// pwm_hw
module pwm_hw(
input clk,      			 
input reset,  			     
input red,                   
input green,                 
input blue,                  
output [19:0] Red_High_HW,   
output [19:0] Red_Low_HW,    
output [19:0] Green_High_HW, 
output [19:0] Green_Low_HW,  
output [19:0] Blue_High_HW,  
output [19:0] Blue_Low_HW    
             );
For scale: about 700 cells after synthesis, ~180 flip-flops.
clock: 2.07 ns
lec_check: 0
cap_margin: 30
cell_pad_in_sites_detail_placement: 2
cell_pad_in_sites_global_placement: 1
core_margin: 2
core_utilization: 46
cts_cluster_size: 34
gpl_routability_driven: 0
hold_slack_margin: 0.07
max_routing_layer: met5
place_density: 0.47
slew_margin: 20
run.sh (not shown) runs the stock make flow with config.mk's settings and CLKGATE_MAP_FILE=.
The baseline stopped in clock tree synthesis with DPL-0033.
Change:
CAP_MARGIN = 20   (was 30)
CELL_PAD_IN_SITES_DETAIL_PLACEMENT = not set   (was 2)
CELL_PAD_IN_SITES_GLOBAL_PLACEMENT = not set   (was 1)
CORE_UTILIZATION = 40   (was 46)
GPL_ROUTABILITY_DRIVEN = not set   (was 0)
HOLD_SLACK_MARGIN = not set   (was 0.07)
MAX_ROUTING_LAYER = met4   (was met5)
PLACE_DENSITY = 0.6   (was 0.47)
clock period = 2.41 ns   (was 2.07 ns; I/O delays follow)
With this change the flow completed with no timing, DRC or antenna violations.
Synthesized area is unchanged.
Die size climbs by about a fifth.
Synthesized cell count is unchanged.
Change:
CORE_UTILIZATION = 64   (was 40)
CTS_CLUSTER_SIZE = not set   (was 34)
MAX_ROUTING_LAYER = not set   (was met4)
SETUP_SLACK_MARGIN = 0.32   (was not set)
clock period = 1.04 ns   (was 2.41 ns; I/O delays follow)
After rerunning: The new run ended with an error in clock tree synthesis, error DPL-0038; synthesized area stays the same; die size went down by 37%; synthesized cell count is unchanged.

---

Starting RTL as in the previous note.
clock: 2.0 ns
lec_check: 0
cap_margin: 20
core_margin: 2
core_utilization: 61
cts_cluster_diameter: 395
cts_cluster_size: 100
place_density: 0.86
setup_slack_margin: -0.2
slew_margin: 20
tns_end_percent: 5
The starting point finished clean.
Edit:
CORE_UTILIZATION = 40   (was 61)
CTS_CLUSTER_DIAMETER = default   (was 395)
CTS_CLUSTER_SIZE = default   (was 100)
PLACE_DENSITY = 0.6   (was 0.86)
SETUP_SLACK_MARGIN = default   (was -0.2)
TNS_END_PERCENT = default   (was 5)
Result:
- maximum frequency goes up by 10%
- critical path depth stays the same
- power goes down by 3.0%
- worst hold slack gets worse by 210 ps
- synthesized area is unchanged
- setup slack gets better by 180 ps
- wire length goes down by 5.1%
- flip-flop count does not change

---

The RTL this note starts from:
==> flow/design.v <==
module pwm_hw(
input clk,      			 
input reset,  			     
input red,                   
input green,                 
input blue,                  
output [19:0] Red_High_HW,   
output [19:0] Red_Low_HW,    
output [19:0] Green_High_HW, 
output [19:0] Green_Low_HW,  
output [19:0] Blue_High_HW,  
output [19:0] Blue_Low_HW    
             );
HW_PWM Red(.clk(clk),.reset(reset),.Colour_input(red),.High_Count(Red_High_HW),.Low_Count(Red_Low_HW));           
HW_PWM Green(.clk(clk),.reset(reset),.Colour_input(green),.High_Count(Green_High_HW), .Low_Count(Green_Low_HW));  
HW_PWM Blue(.clk(clk),.reset(reset),.Colour_input(blue),.High_Count(Blue_High_HW), .Low_Count(Blue_Low_HW));      
endmodule
module HW_PWM(
input clk,                     
input reset,                   
input Colour_input,            
output reg [19:0] High_Count,  
output reg [19:0] Low_Count    
            );
reg PrevPwm;                   
reg [19:0]Count;               
always@(posedge clk)
begin
if (!reset)                    
    begin
	Count<=20'b0;
	High_Count<=20'b0;
	Low_Count<=20'b0;          
	PrevPwm<=1'b0;
	end
else if(Colour_input==1)       
   begin
	if(PrevPwm!=Colour_input)  
		begin
 		Low_Count<=Count;      
		PrevPwm<=1'b1;         
		Count<=20'b0;          
		end
	else
		begin                  
		Count<=Count+1'b1;     
		end
  end
else if(Colour_input==0)       
	begin
	if(PrevPwm!=Colour_input)  
		begin
		High_Count<=Count;     
		PrevPwm<=Colour_input; 
		Count<=20'b0;          
		end
else
     begin                     
     Count<=Count+1'b1;        
     end     
end
end			
endmodule			
make LEC_CHECK=0 CAP_MARGIN=20 CORE_ASPECT_RATIO=0.5 CORE_MARGIN=2 CORE_UTILIZATION=61 CTS_CLUSTER_DIAMETER=395 CTS_CLUSTER_SIZE=100 PLACE_DENSITY=0.86 SETUP_SLACK_MARGIN=0.2 SLEW_MARGIN=20 TNS_END_PERCENT=5 finish   # period 2.0 ns
Edit:
==> flow/config.mk (replaced) <==
export PLATFORM = sky130hd
export DESIGN_NAME = pwm_hw
export DESIGN_NICKNAME = pwm_hw
export VERILOG_FILES = /design/flow/design.v
export SDC_FILE = /design/flow/constraint.sdc
export NUM_CORES = 4
export LEC_CHECK = 0
export ABC_AREA = 1
export CAP_MARGIN = 20
export CELL_PAD_IN_SITES_GLOBAL_PLACEMENT = 1
export CORE_MARGIN = 2
export CORE_UTILIZATION = 52
export CTS_CLUSTER_DIAMETER = 340
export CTS_CLUSTER_SIZE = 100
export HOLD_SLACK_MARGIN = -0.05
export SLEW_MARGIN = 20
export TNS_END_PERCENT = 20
Effect: The changed run went through all stages and came out clean. Cell count climbs by 19%. Combinational power rises to 2.9 times its value. Hold slack gets better by 0.13 ns. First-iteration DRC count climbs by 140%. Synthesized area falls by 2.2%. Total power is higher by 15%. Global-route usage went up by 1.3 points. Core utilization goes down by 12 points. Clock skew fell by 0.0058 ns. Non-clock buffer count went down by 19.
Edit:
==> flow/config.mk (replaced) <==
export PLATFORM = sky130hd
export DESIGN_NAME = pwm_hw
export DESIGN_NICKNAME = pwm_hw
export VERILOG_FILES = /design/flow/design.v
export SDC_FILE = /design/flow/constraint.sdc
export NUM_CORES = 4
export LEC_CHECK = 0
export CAP_MARGIN = 20
export CORE_MARGIN = 2
export CORE_UTILIZATION = 61
export CTS_CLUSTER_DIAMETER = 395
export CTS_CLUSTER_SIZE = 100
export PLACE_DENSITY = 0.86
export SETUP_SLACK_MARGIN = 0.35
export SLEW_MARGIN = 20
export TNS_END_PERCENT = 5
=>
- synthesized area went up by 2.3%
- flip-flop count stays the same
- register-to-register slack degrades by 0.22 ns
- cell count decreases by 18%
Power figures rest on the tool's default switching activity, not on a simulated workload.
